## figan_upconv
module figan_upconv #(
    parameter DATA_WIDTH = 16
)(
    input  wire clk,
    input  wire rst_n,
    input  wire valid_in,
    input  wire signed [DATA_WIDTH-1:0] data_in,
    output wire ready_out,
    output wire valid_out,
    output wire signed [DATA_WIDTH-1:0] data_out
);
    wire signed [DATA_WIDTH-1:0] w_d2 [0:15]; wire signed [DATA_WIDTH-1:0] b_d2;
    w_dec2 w_d2_inst (.w0(w_d2[0]), .w1(w_d2[1]), .w2(w_d2[2]), .w3(w_d2[3]), .w4(w_d2[4]), .w5(w_d2[5]), .w6(w_d2[6]), .w7(w_d2[7]), .w8(w_d2[8]), .w9(w_d2[9]), .w10(w_d2[10]), .w11(w_d2[11]), .w12(w_d2[12]), .w13(w_d2[13]), .w14(w_d2[14]), .w15(w_d2[15]), .bias(b_d2));
    wire val_d2; wire signed [DATA_WIDTH-1:0] dat_d2;
    trans_conv2d_padded_layer #(
        .IN_WIDTH(14), .DATA_WIDTH(DATA_WIDTH),
        .PAD_TOP(2), .PAD_BOTTOM(3),
        .PAD_LEFT(2), .PAD_RIGHT(3)
    ) dec2 (
        .clk(clk), .rst_n(rst_n), .valid_in(valid_in), .data_in(data_in), .ready_out(ready_out),
        .w0(w_d2[0]), .w1(w_d2[1]), .w2(w_d2[2]), .w3(w_d2[3]), .w4(w_d2[4]), .w5(w_d2[5]), .w6(w_d2[6]), .w7(w_d2[7]), .w8(w_d2[8]), .w9(w_d2[9]), .w10(w_d2[10]), .w11(w_d2[11]), .w12(w_d2[12]), .w13(w_d2[13]), .w14(w_d2[14]), .w15(w_d2[15]), .bias(b_d2), .valid_out(val_d2), .data_out(dat_d2)
    );
    leaky_relu_layer #(.DATA_WIDTH(DATA_WIDTH)) act_d2 (.clk(clk), .rst_n(rst_n), .valid_in(val_d2), .data_in(dat_d2), .valid_out(valid_out), .data_out(data_out));
endmodule
Settings: LEC_CHECK=0, CAP_MARGIN=20, CORE_MARGIN=2, CORE_UTILIZATION=70, CTS_CLUSTER_SIZE=33, SETUP_SLACK_MARGIN=1.74, SLEW_MARGIN=20; clock period 7.51 ns.
run.sh (not shown) runs the stock make flow with config.mk's settings and CLKGATE_MAP_FILE=.
The starting point produced a layout that fails on setup timing.
Rerun with:
- CTS_CLUSTER_SIZE: 33 -> default
- SETUP_SLACK_MARGIN: 1.74 -> 1.0
- clock period: 7.51 -> 8.97 ns (I/O delays scaled with it)
Outcome: The new run completed and failed the layout checks on setup timing. Power went down by 16%. Non-clock buffer count went down by 344. Wire length went down by 3.2%. Design area went down by 2.2%.
Rerun with:
- CORE_UTILIZATION: 70 -> 68
- CTS_CLUSTER_DIAMETER: default -> 247
- SETUP_SLACK_MARGIN: 1.0 -> default
- clock period: 8.97 -> 10.2 ns (I/O delays scaled with it)
Result: Now the flow went through all stages and came out clean. Cell area falls by a few percent. Clock power is lower by roughly a tenth. Worst setup slack gains 1200 ps. Total power falls by roughly a tenth. Maximum frequency fell slightly.
Rerun with:
- CORE_UTILIZATION: 68 -> 14
- CTS_CLUSTER_DIAMETER: 247 -> default
- clock period: 10.2 -> 15.6 ns (I/O delays scaled with it)
Outcome:
- via count falls by a few percent
- register-to-register slack improved by 4600 ps
- utilization shrinks by 58 points
- power went down by a quarter to a third
- routed wire length stays flat
Rerun with:
- CORE_UTILIZATION: 14 -> 40
- clock period: 15.6 -> 8.04 ns (I/O delays scaled with it)
=> Now the flow finished but fails on setup timing. First-iteration DRC count rises slightly. Clock power went up by well over a third. Worst hold slack improved by 49 ps. Setup slack gets worse by 6700 ps. Design area barely changes. Via count increases by a few percent. Non-clock buffer count is higher by 1038. Total power went up by well over a third. Clock-buffer cell count fell by 1.

========
== alpha ==
Starting RTL as in the previous note.
==> flow/design.v (excerpt) <==
module figan_upconv #(
    parameter DATA_WIDTH = 16
)(
    input  wire clk,
    input  wire rst_n,
    input  wire valid_in,
    input  wire signed [DATA_WIDTH-1:0] data_in,
    output wire ready_out,
    output wire valid_out,
    output wire signed [DATA_WIDTH-1:0] data_out
);
export LEC_CHECK = 0
export ABC_AREA = 1
export CAP_MARGIN = 0
export CORE_MARGIN = 2
export CORE_UTILIZATION = 72
export CTS_CLUSTER_SIZE = 95
export SETUP_SLACK_MARGIN = -0.33
export SLEW_MARGIN = 20
create_clock -name core_clock -period 6.03 [get_ports {clk}]
Status alpha: flow complete, layout not clean - setup timing
Changes in beta relative to alpha:
- SETUP_SLACK_MARGIN now 0.28, was -0.33
- CTS_CLUSTER_SIZE no longer set, was 95
- CAP_MARGIN now 20, was 0
- ABC_AREA no longer set, was 1
- the clock period (ns, I/O delays scaled along) now 3.08, was 6.03
beta: complete, dirty (setup timing). The post-synthesis adder-cell area fraction number comes out lower for alpha vs beta. beta vs. alpha: worst setup slack saw a decrease, count of clock buffers in the final design increased 2.9%. Diff alpha -> beta: sequential share of layout area barely changed, die footprint dropped about 2.3%, layout buffer count excluding clock buffers climbed 113, largest net degree at the start of global routing dropped 44%. Synthesized area shrinks by a few percent when moving from alpha to beta. Sort alpha and beta by minimum period implied by the final worst setup slack, ascending, and alpha comes first.
### beta -> gamma
- SETUP_SLACK_MARGIN: 0.28 -> unset
- CORE_UTILIZATION: 72 -> 54
- the clock period (ns, I/O delays scaled along): 3.08 -> 10.9
### Flow results
gamma: full flow OK, the timing, DRC and antenna checks passed. Run comparison: beta highest metal layer used by the detailed router met5; gamma highest metal layer used by the detailed router met4. As of gamma, largest net degree at the start of global routing had risen by more than a quarter compared to beta. Of gamma and beta, it is gamma that has the lower switching part of the total. In gamma, fmax is lower than in beta. gamma ended up with dec2.conv_inst.line_buff_2[1][3] as its launch point of the worst path; beta ended up with dec2.conv_inst.win[12][13]. In gamma, the wire length came out 27% below the value in beta.
Relative to gamma, the following input files were edited for delta:
- TNS_END_PERCENT: unset -> 5
- CORE_UTILIZATION: 54 -> 72
- ABC_AREA: unset -> 1
- SETUP_SLACK_MARGIN: unset -> 0.37
- the clock period (ns, I/O delays scaled along): 10.9 -> 2.12
--- outcome ---
- As the logs show, delta stopped at global routing after a tool error, so it never reached the end of the flow.
- Higher full die area goes to gamma over delta.
- delta vs gamma: number of buffers added to fix hold violations after cts up
- HPWL after detailed placement (delta / gamma): 1.3
- On delta: area figure in the yosys stat output is about 2.3% higher than what gamma gave.
- Simple-gate portion of the synthesized area (delta over gamma): decrease, 8.2 points
- Comparing delta and gamma, number of buffers inserted during clock tree synthesis is higher on gamma.
- Synthesized area (delta over gamma): increase, about 2.3%
- Compared delta against gamma; mean post-synth cell area within noise.
- The final reports for delta and gamma show synthesized cell count higher in the former.
Setup changes, delta to epsilon
- SETUP_SLACK_MARGIN: 0.37 -> unset
- CORE_UTILIZATION: 72 -> 40
- ABC_AREA: 1 -> unset
- TNS_END_PERCENT: 5 -> unset
- the clock period (ns, I/O delays scaled along): 2.12 -> 10.9
- epsilon did not stop at any stage, and its layout met the timing, DRC and antenna checks.
- epsilon vs. delta: die area +120000 um2; deepest clock path buffer count grew by 1; synthesized-area fraction occupied by and/or/nand/nor cells saw an increase.

========
Starting RTL as in the previous note.
make LEC_CHECK=0 ABC_AREA=1 CAP_MARGIN=0 CORE_MARGIN=2 CORE_UTILIZATION=72 CTS_CLUSTER_SIZE=10 SETUP_SLACK_MARGIN=1.46 SLEW_MARGIN=20 TNS_END_PERCENT=10 finish   # period 6.03 ns
The starting point completed and failed the layout checks on setup timing.
Edit:
ABC_AREA = not set   (was 1)
CAP_MARGIN = 20   (was 0)
CORE_UTILIZATION = 69   (was 72)
CTS_CLUSTER_SIZE = not set   (was 10)
SETUP_SLACK_MARGIN = not set   (was 1.46)
TNS_END_PERCENT = not set   (was 10)
clock period = 8.17 ns   (was 6.03 ns; I/O delays follow)
=>
- The changed run reached the layout checks and failed them: setup timing
- setup slack improves by 1.4 ns
- power goes down by 26%
- fmax goes down by 8.0%
- core utilization goes down by 5.4 points
- flip-flop count stays the same
- global-route usage goes down by 5.7 points
- clock power goes down by 25%
- critical path depth goes up by 1
- design area goes down by 4.1%
- non-clock buffer count goes down by 314

========
figan_upconv again, from the RTL that the note above started with.
// figan_upconv
module figan_upconv #(
    parameter DATA_WIDTH = 16
)(
    input  wire clk,
    input  wire rst_n,
    input  wire valid_in,
    input  wire signed [DATA_WIDTH-1:0] data_in,
    output wire ready_out,
    output wire valid_out,
    output wire signed [DATA_WIDTH-1:0] data_out
);
clock: 8.15 ns
lec_check: 0
cap_margin: 0
cell_pad_in_sites_detail_placement: 2
core_aspect_ratio: 0.52
core_margin: 9
core_utilization: 36
cts_cluster_diameter: 26
cts_cluster_size: 41
gpl_routability_driven: 0
gpl_timing_driven: 1
max_routing_layer: met4
min_routing_layer: met1
place_density_lb_addon: 0.11
setup_slack_margin: -0.22
slew_margin: 25
tns_end_percent: 30
The first run finished but fails on setup timing.
Change:
==> flow/config.mk (replaced) <==
export PLATFORM = sky130hd
export DESIGN_NAME = figan_upconv
export DESIGN_NICKNAME = figan_upconv
export VERILOG_FILES = /design/flow/design.v
export SDC_FILE = /design/flow/constraint.sdc
export NUM_CORES = 4
export LEC_CHECK = 0
export CAP_MARGIN = 15
export CORE_MARGIN = 2
export CORE_UTILIZATION = 36
export CTS_CLUSTER_SIZE = 55
export GPL_ROUTABILITY_DRIVEN = 0
export GPL_TIMING_DRIVEN = 1
export PLACE_DENSITY_LB_ADDON = 0.14
export SLEW_MARGIN = 20
export TNS_END_PERCENT = 10
The changed run completed, yet does not pass: setup timing.
Worst hold slack gets worse by 0.0043 ns.
Utilization falls by 2.9 points.
Total power goes down by a quarter to a third.
Synthesized area stays the same.
Worst setup slack improves by 0.50 ns.
Clock skew rises by 0.0050 ns.
Cell area fell by a few percent.
First-iteration DRC count is higher by a few percent.
Routed wire length falls by a quarter to a third.
Via count is lower by roughly a tenth.
Die area drops by a few percent.
Change:
--- a/flow/config.mk
+++ b/flow/config.mk
@@ -9 +9 @@
-export CORE_MARGIN = 2
+export CORE_MARGIN = 9
@@ -10,0 +11 @@
+export CTS_CLUSTER_DIAMETER = 37
@@ -14 +15,4 @@
-export PLACE_DENSITY_LB_ADDON = 0.14
+export MAX_ROUTING_LAYER = met5
+export MIN_ROUTING_LAYER = met2
+export PLACE_DENSITY_LB_ADDON = 0.11
+export SETUP_SLACK_MARGIN = -0.22
The changed run produced a layout that fails on setup timing.
Sequential power is about the same.
Non-clock buffer count climbs by 20.
Wire length climbs by 5.3%.
Setup slack degrades by 0.11 ns.
Power climbs by 30%.
Clock-buffer cell count climbs by 139.
Hold slack improves by 0.0032 ns.
Final area climbs by 4.5%.
Sequential share of layout area drops by 1.5 points.

========
== pepper ==
figan_upconv again, from the RTL that the note above started with.
clock: 8.49 ns
lec_check: 0
cap_margin: 20
core_margin: 7
core_utilization: 59
gpl_routability_driven: 1
max_routing_layer: met5
place_density: 0.78
slew_margin: 15
tns_end_percent: 100
No crash in pepper: every stage finished, but the layout fails its final checks due to setup timing.
Setup changes, pepper to raven
- CORE_MARGIN now 2, was 7
- SLEW_MARGIN now 20, was 15
- CORE_UTILIZATION now 40, was 59
- MAX_ROUTING_LAYER no longer set, was met5
- SETUP_SLACK_MARGIN now -0.34, previously not set
- GPL_ROUTABILITY_DRIVEN no longer set, was 1
- PLACE_DENSITY no longer set, was 0.78
- TNS_END_PERCENT no longer set, was 100
- the clock period (ns, I/O delays scaled along) now 10.9, was 8.49
Notes after the runs:
raven finished every stage and its layout cleared the timing, DRC and antenna checks.
Clock period minus final worst setup slack in raven is 0.49 ns higher than in pepper
| number of global-route vias before repair | raven vs pepper | 9.6% lower |
Delta (raven minus pepper): core utilization moved down, cell count higher.
When the final numbers for pepper and raven were put side by side, the total non-filler cell area in the finished layout turned out to be smaller in raven.
raven against pepper: I/O pin count about even, setup slack higher, switching power decreased about 20%.
diff inputs: raven => willow
- a change of CAP_MARGIN from 20 to 0
- a change of CORE_UTILIZATION from 40 to 72
- a change of SETUP_SLACK_MARGIN from -0.34 to 1.46
- an added ABC_AREA of 1
- a change of the clock period (ns, I/O delays scaled along) from 10.9 to 9.82
[summary]
- In summary, willow completed successfully, with a layout that passed the timing, DRC and antenna checks.
- willow against raven: final cell count saw a decrease, overall power of the completed layout saw an increase, first-pass GRT wire length saw an increase, design area saw an increase, highest fanout seen on the critical path saw a decrease.
- Against raven as the reference, willow delivers a higher summed instance area of the synthesized netlist.
- Against raven as the reference, willow delivers a lower count of clock-buffer cells in the layout.
Relative to willow, the following input files were edited for amber:
- CTS_CLUSTER_SIZE now 13, previously not set
- SETUP_SLACK_MARGIN now -0.32, was 1.46
- the clock period (ns, I/O delays scaled along) now 6.03, was 9.82
### Flow results
The worst-case headroom to the max-slew limit reported for amber is greater than that of willow by 9.2 points.
amber vs willow — non-clock buffer count rose 370%.
Total detailed-routing wirelength, willow and amber: smaller value in willow
Measured against each other, willow and amber differ in share of power burned in the clock network, the higher figure coming from willow.
amber completed end to end; final checks failed (setup timing).
[compare] base=willow new=amber: worst setup slack saw a decrease; number of antenna cells inserted went up by 7.

========
run A:
figan_upconv again, from the RTL that the note above started with.
export LEC_CHECK = 0
export ABC_AREA = 1
export CAP_MARGIN = 15
export CORE_MARGIN = 2
export CORE_UTILIZATION = 72
export CTS_CLUSTER_SIZE = 55
export GPL_ROUTABILITY_DRIVEN = 0
export GPL_TIMING_DRIVEN = 1
export PLACE_DENSITY = 0.35
export SETUP_SLACK_MARGIN = 1.15
export SLEW_MARGIN = 20
export TNS_END_PERCENT = 65
create_clock -name core_clock -period 6.08 [get_ports {clk}]
Ran to the end and failed final checks on setup timing: run A.
diff inputs: run A => run B
- changing CTS_CLUSTER_SIZE from 55 to 20
- removing ABC_AREA (formerly 1)
- setting PLACE_DENSITY_LB_ADDON to 0.0 for the first time
- setting HOLD_SLACK_MARGIN to 0.3 for the first time
- removing PLACE_DENSITY (formerly 0.35)
- changing the clock period (ns, I/O delays scaled along) from 6.08 to 8.98
==> comparison <==
[flow] run B | stages: complete | final checks: fail | reason: setup timing
The sequential share of power of run B falls short of that of run A by 0.4 points.
Run B vs run A, instance count: run B lower
Of run B and run A, it is run B that has the lower max-slew headroom at the worst pin.
NOTE total length of routed wires run A->run B decreased by more than 10%
For the maximum number of pins on one net before global-route repair, run B came in 13 higher than run A did.
Sort run B and run A by fraction of area in clock buffers and inverters desc -> top: run B
Number of unique standard cell types used by synthesis (run B vs. run A) increases by more than a quarter
Summary: with run A as the reference, post-synthesis cell count from yosys in run B moved down by a few percent.
Input-level comparison between run C and run B:
- CTS_CLUSTER_SIZE now 55, was 20
- HOLD_SLACK_MARGIN no longer set, was 0.3
- SETUP_SLACK_MARGIN now -0.59, was 1.15
- the clock period (ns, I/O delays scaled along) now 8.68, was 8.98
## What came out
Run C: all stages done; final checks FAILED (setup timing). Between run B and run C, the flow reports total wire length increasing by a few percent. Compared with run B, run C shows global routing met2 resource utilization higher by 1.7 points. Proportion of power drawn by the clock network | run C below run B. Re via count: run C and run B aren't equal, and the higher value belongs to run C. Slew at the pin with the worst max-slew slack: lower on run C. Pre-CTS setup slack delta for run C relative to run B: 310 ps lower. Run C leaves more setup margin than run B.

========
## v22
figan_upconv again, from the RTL that the note above started with.
==> flow/config.mk <==
export PLATFORM = sky130hd
export DESIGN_NAME = figan_upconv
export DESIGN_NICKNAME = figan_upconv
export VERILOG_FILES = /design/flow/design.v
export SDC_FILE = /design/flow/constraint.sdc
export NUM_CORES = 4
export LEC_CHECK = 0
export ABC_AREA = 0
export CAP_MARGIN = 0
export CELL_PAD_IN_SITES_DETAIL_PLACEMENT = 1
export CELL_PAD_IN_SITES_GLOBAL_PLACEMENT = 1
export CORE_MARGIN = 2
export CORE_UTILIZATION = 71
export CTS_CLUSTER_SIZE = 23
export GPL_ROUTABILITY_DRIVEN = 0
export HOLD_SLACK_MARGIN = 0.17
export MIN_ROUTING_LAYER = met2
export SETUP_SLACK_MARGIN = -0.78
export SLEW_MARGIN = 15
==> flow/constraint.sdc <==
create_clock -name core_clock -period 13.0 [get_ports {clk}]
set_input_delay 2.6000 -clock core_clock [delete_from_list [all_inputs] [get_ports {clk}]]
set_output_delay 2.6000 -clock core_clock [all_outputs]
set_load 0.01 [all_outputs]
v22 did not finish: a tool error stopped it during detailed placement (3_5_place_dp).
## Diff of input files: v43 against v22
# v22
export LEC_CHECK = 0
export ABC_AREA = 0
export CAP_MARGIN = 0
export CELL_PAD_IN_SITES_DETAIL_PLACEMENT = 1
export CELL_PAD_IN_SITES_GLOBAL_PLACEMENT = 1
export CORE_MARGIN = 2
export CORE_UTILIZATION = 71
export CTS_CLUSTER_SIZE = 23
export GPL_ROUTABILITY_DRIVEN = 0
export HOLD_SLACK_MARGIN = 0.17
export MIN_ROUTING_LAYER = met2
export SETUP_SLACK_MARGIN = -0.78
export SLEW_MARGIN = 15
create_clock -name core_clock -period 13.0 [get_ports {clk}]
# v43
export LEC_CHECK = 0
export ABC_AREA = 0
export CAP_MARGIN = 0
export CELL_PAD_IN_SITES_DETAIL_PLACEMENT = 1
export CELL_PAD_IN_SITES_GLOBAL_PLACEMENT = 1
export CORE_MARGIN = 2
export CORE_UTILIZATION = 27
export GPL_ROUTABILITY_DRIVEN = 0
export HOLD_SLACK_MARGIN = 0.17
export MIN_ROUTING_LAYER = met2
export SETUP_SLACK_MARGIN = -0.78
export SLEW_MARGIN = 15
create_clock -name core_clock -period 13.0 [get_ports {clk}]
Results
- Per the comparison of v43 with v22, die height higher; floorplan die area increased about 160%; flop and latch count out of synthesis roughly the same; core area now sits higher; yosys-reported design area after synthesis stayed essentially flat.
- No stage failed in v43, and the final checks on the layout all came back clean.
> inputs changed (v43 -> v39)
# v43
export LEC_CHECK = 0
export ABC_AREA = 0
export CAP_MARGIN = 0
export CELL_PAD_IN_SITES_DETAIL_PLACEMENT = 1
export CELL_PAD_IN_SITES_GLOBAL_PLACEMENT = 1
export CORE_MARGIN = 2
export CORE_UTILIZATION = 27
export GPL_ROUTABILITY_DRIVEN = 0
export HOLD_SLACK_MARGIN = 0.17
export MIN_ROUTING_LAYER = met2
export SETUP_SLACK_MARGIN = -0.78
export SLEW_MARGIN = 15
create_clock -name core_clock -period 13.0 [get_ports {clk}]
# v39
export LEC_CHECK = 0
export ABC_AREA = 1
export CAP_MARGIN = 0
export CELL_PAD_IN_SITES_DETAIL_PLACEMENT = 1
export CELL_PAD_IN_SITES_GLOBAL_PLACEMENT = 1
export CORE_MARGIN = 2
export CORE_UTILIZATION = 27
export GPL_ROUTABILITY_DRIVEN = 0
export HOLD_SLACK_MARGIN = 0.17
export MIN_ROUTING_LAYER = met2
export SETUP_SLACK_MARGIN = 1.75
export SLEW_MARGIN = 20
create_clock -name core_clock -period 13.0 [get_ports {clk}]
## What came out
Going from v43 to v39, the post-layout minimum cycle time was found to have gone down by 1.11 ns. Between v43 and v39, vias per cell is lower for v43, v39 comes in above that. Lower number of stages on the worst setup path goes to v39 over v43. Floorplan net count | v39 above v43. In v39 relative to v43, yosys-reported design area after synthesis had gone up by a few percent. The standard cells in v39 occupy more silicon area than those in v43 do. Well tap count (v39 over v43): increase, 1.3%. Sort v43 and v39 by final worst clock skew desc -> top: v43.
Power figures rest on the tool's default switching activity, not on a simulated workload.
